cedar:
==> flow/design.v <==
module subtractor_16bits(
    input [15:0] a,
    input [15:0] b,
    input bin,
    output [15:0] diff,
    output bout
);
    assign {bout, diff} = a - b - bin;
endmodule
module adder_16bits(
    input [15:0] a,
    input [15:0] b,
    input cin,
    output [15:0] sum,
    output cout
);
    assign {cout, sum} = a + b + cin;
endmodule
module multiplier_16bits(
    input [15:0] a,
    input [15:0] b,
    output [31:0] product
);
    assign product = a * b;
endmodule
module divider_16bits(
    input [15:0] dividend,
    input [15:0] divisor,
    output [15:0] quotient,
    output [15:0] remainder
);
    assign quotient = dividend / divisor;
    assign remainder = dividend % divisor;
endmodule
module dff_16bit (
    input      [15:0] d,
    input             clk,
    input             rstn,
    input             en,
    output reg [15:0] q
);
    always @(posedge clk) begin
        if (!rstn)
            q <= 16'b0;
        else if (en)
            q <= d;
    end
endmodule
module unified_computing_system (
    input      [15:0] d_a,           
    input      [15:0] d_b,           
    input      [1:0]  op_code,       
    input             clk,
    input             rstn,
    input             en_a,           
    input             en_b,           
    input             en_result,      
    input             cin,            
    input             bin,            
    output reg [31:0] result,         
    output reg [15:0] remainder,      
    output reg        cout,           
    output reg        bout,           
    output reg        overflow_flag,  
    output reg        error_flag      
);
    wire [15:0] q_a;            
    wire [15:0] q_b;            
    wire [15:0] sum_result;
    wire        sum_cout;
    wire [15:0] diff_result;
    wire        diff_bout;
    wire [31:0] product_result;
    wire [15:0] quotient_result;
    wire [15:0] remainder_result;
    reg [31:0] temp_result;
    reg [15:0] temp_remainder;
    reg        temp_cout;
    reg        temp_bout;
    reg        temp_overflow;
    reg        temp_error;
    dff_16bit register_a_inst (
        .d   (d_a),
        .clk (clk),
        .rstn(rstn),
        .en  (en_a),
        .q   (q_a)
    );
    dff_16bit register_b_inst (
        .d   (d_b),
        .clk (clk),
        .rstn(rstn),
        .en  (en_b),
        .q   (q_b)
    );
    adder_16bits adder_inst (
        .a   (q_a),
        .b   (q_b),
        .cin (cin),
        .sum (sum_result),
        .cout(sum_cout)
    );
    subtractor_16bits subtractor_inst (
        .a    (q_a),
        .b    (q_b),
        .bin  (bin),
        .diff (diff_result),
        .bout (diff_bout)
    );
    multiplier_16bits multiplier_inst (
        .a      (q_a),
        .b      (q_b),
        .product(product_result)
    );
    divider_16bits divider_inst (
        .dividend (q_a),
        .divisor  (q_b),
        .quotient (quotient_result),
        .remainder(remainder_result)
    );
    always @(*) begin
        temp_result = 32'b0;
        temp_remainder = 16'b0;
        temp_cout = 1'b0;
        temp_bout = 1'b0;
        temp_overflow = 1'b0;
        temp_error = 1'b0;
        case(op_code)
            2'b00: begin  
                temp_result = {16'b0, sum_result};
                temp_cout = sum_cout;
                if ((q_a[15] == q_b[15]) && (sum_result[15] != q_a[15])) begin
                    temp_overflow = 1'b1;
                end
            end
            2'b01: begin  
                temp_result = {16'b0, diff_result};
                temp_bout = diff_bout;
                if ((q_a[15] != q_b[15]) && (diff_result[15] != q_a[15])) begin
                    temp_overflow = 1'b1;
                end
            end
            2'b10: begin  
                temp_result = product_result;
                if (product_result[31:16] != 16'b0 && 
                    product_result[31:16] != 16'hFFFF) begin
                    temp_overflow = 1'b1;
                end
            end
            2'b11: begin  
                if (q_b == 16'b0) begin  
                    temp_result = 32'b0;
                    temp_error = 1'b1;
                end else begin
                    temp_result = {16'b0, quotient_result};  
                    temp_remainder = remainder_result;
                end
            end
            default: begin
            end
        endcase
    end
    always @(posedge clk) begin
        if (!rstn) begin
            result <= 32'b0;
            remainder <= 16'b0;
            cout <= 1'b0;
            bout <= 1'b0;
            overflow_flag <= 1'b0;
            error_flag <= 1'b0;
        end
        else if (en_result) begin
            result <= temp_result;
            remainder <= temp_remainder;
            cout <= temp_cout;
            bout <= temp_bout;
            overflow_flag <= temp_overflow;
            error_flag <= temp_error;
        end
    end
endmodule
export LEC_CHECK = 0
export ABC_AREA = 1
export CAP_MARGIN = 20
export CELL_PAD_IN_SITES_GLOBAL_PLACEMENT = 2
export CORE_MARGIN = 2
export CORE_UTILIZATION = 25
export CTS_CLUSTER_DIAMETER = 301
export CTS_CLUSTER_SIZE = 100
export GPL_ROUTABILITY_DRIVEN = 0
export PLACE_DENSITY = 0.81
export SLEW_MARGIN = 0
export TNS_END_PERCENT = 35
create_clock -name core_clock -period 45.5 [get_ports {clk}]
run.sh (not shown) runs the stock make flow with config.mk's settings and CLKGATE_MAP_FILE=.
[inputs] umber vs cedar
Settings: clearing GPL_ROUTABILITY_DRIVEN, which used to be 0; clearing ABC_AREA, which used to be 1; swapping 0 for 20 in SLEW_MARGIN; clearing CTS_CLUSTER_DIAMETER, which used to be 301; clearing PLACE_DENSITY, which used to be 0.81; swapping 25 for 65 in CORE_UTILIZATION; clearing CTS_CLUSTER_SIZE, which used to be 100; clearing CELL_PAD_IN_SITES_GLOBAL_PLACEMENT, which used to be 2; clearing TNS_END_PERCENT, which used to be 35; swapping 45.5 for 21.2 in the clock period (ns, I/O delays scaled along).
[summary]
- To summarise umber: no stage aborted, but the layout did not pass its checks, failing on setup timing.
- Summary of the comparison: clock-pin slew of the registers on the worst-case setup and hold paths is higher in umber, relative to cedar.
- Looking at slowest stage cell on the critical path, the sky130_fd_sc_hd__clkinv_1 result is from cedar; the sky130_fd_sc_hd__nor3_2 one comes from umber.
- The final reports for umber and cedar show netlist area before placement lower in the former.
- Compared to cedar, umber has detailed-router iteration count before antenna repair 7 higher.
- Of umber and cedar, it is umber that has the higher routed wire length.
> inputs changed (umber -> delta)
Settings: putting CTS_CLUSTER_DIAMETER at 375 where nothing was set; putting ABC_AREA at 1 where nothing was set; putting SETUP_SLACK_MARGIN at 3.17 where nothing was set; swapping 65 for 72 in CORE_UTILIZATION; swapping 21.2 for 10.7 in the clock period (ns, I/O delays scaled along).
==> results <==
Flow for delta halted at global routing, error code GRT-0116.
Taking umber as the reference, in delta post-synthesis chip area from yosys increased 5.2%; overall chip area decreased about 5%; and-or/or-and share of the synthesized area decreased 6.8 points.
The inputs of raven differ from those of delta as listed below.
Settings: ABC_AREA no longer set, was 1; CTS_CLUSTER_DIAMETER no longer set, was 375; SETUP_SLACK_MARGIN no longer set, was 3.17; CORE_UTILIZATION now 40, was 72; the clock period (ns, I/O delays scaled along) now 25.9, was 10.7.
==> results <==
- Post-CTS setup-driven buffer insertion count in raven vs delta: down 13
- raven finished every step from synthesis to the final layout, and the layout passed the timing, DRC and antenna checks.
- Going from delta to raven, count of instantiated cells in the yosys netlist shrank by more than 10%.
- The cell count after synthesis in raven was lower than what delta gave.
diff inputs: raven => sierra
Settings: CORE_UTILIZATION now 12, was 40; the clock period (ns, I/O delays scaled along) now 33.5, was 25.9.
### Flow results
- sierra vs raven — first-pass GRT wire length climbed slightly
- In the reports for raven and sierra, the smaller sequential share of cell area belongs to raven.
- sierra ended up with remainder[10]$_SDFFE_PN0P_ as its critical path capture point; raven ended up with remainder[12]$_SDFFE_PN0P_.
- Against raven, sierra comes in 4.9 points lower on post-route fraction of the period consumed by the critical path.
- Compared with raven, in sierra tap cell count went up by 1532; total length of routed met3 wires went down by about 2.8%; die size went up by about 230%; half-perimeter wire length of the detailed placement result went up by about 6%; maximum root-to-sink buffer count was more or less identical.
The inputs of quartz differ from those of sierra as listed below.
Settings: an added PLACE_DENSITY_LB_ADDON of 0.07; an added TNS_END_PERCENT of 5; an added CTS_CLUSTER_SIZE of 81; a change of CORE_UTILIZATION from 12 to 71; a change of the clock period (ns, I/O delays scaled along) from 33.5 to 25.3.
Results
Among sierra and quartz, a clean, completed layout was produced by sierra alone.
quartz ran in full, but the layout does not pass; the checks complain about setup timing.
Top metal layer carrying routed signals: met4 -> sierra, met5 -> quartz
Between sierra and quartz, the iteration count of the initial detailed-routing pass is lower for sierra.
Summary — combinational fraction of the cell area, quartz relative to sierra: higher, by 2.8 points.
Diff sierra and quartz: final setup TNS lower in quartz
Summary of quartz over sierra: routed wire length grew by about 4.3%, final worst slack moved down, vias after detailed routing rose by 3764.
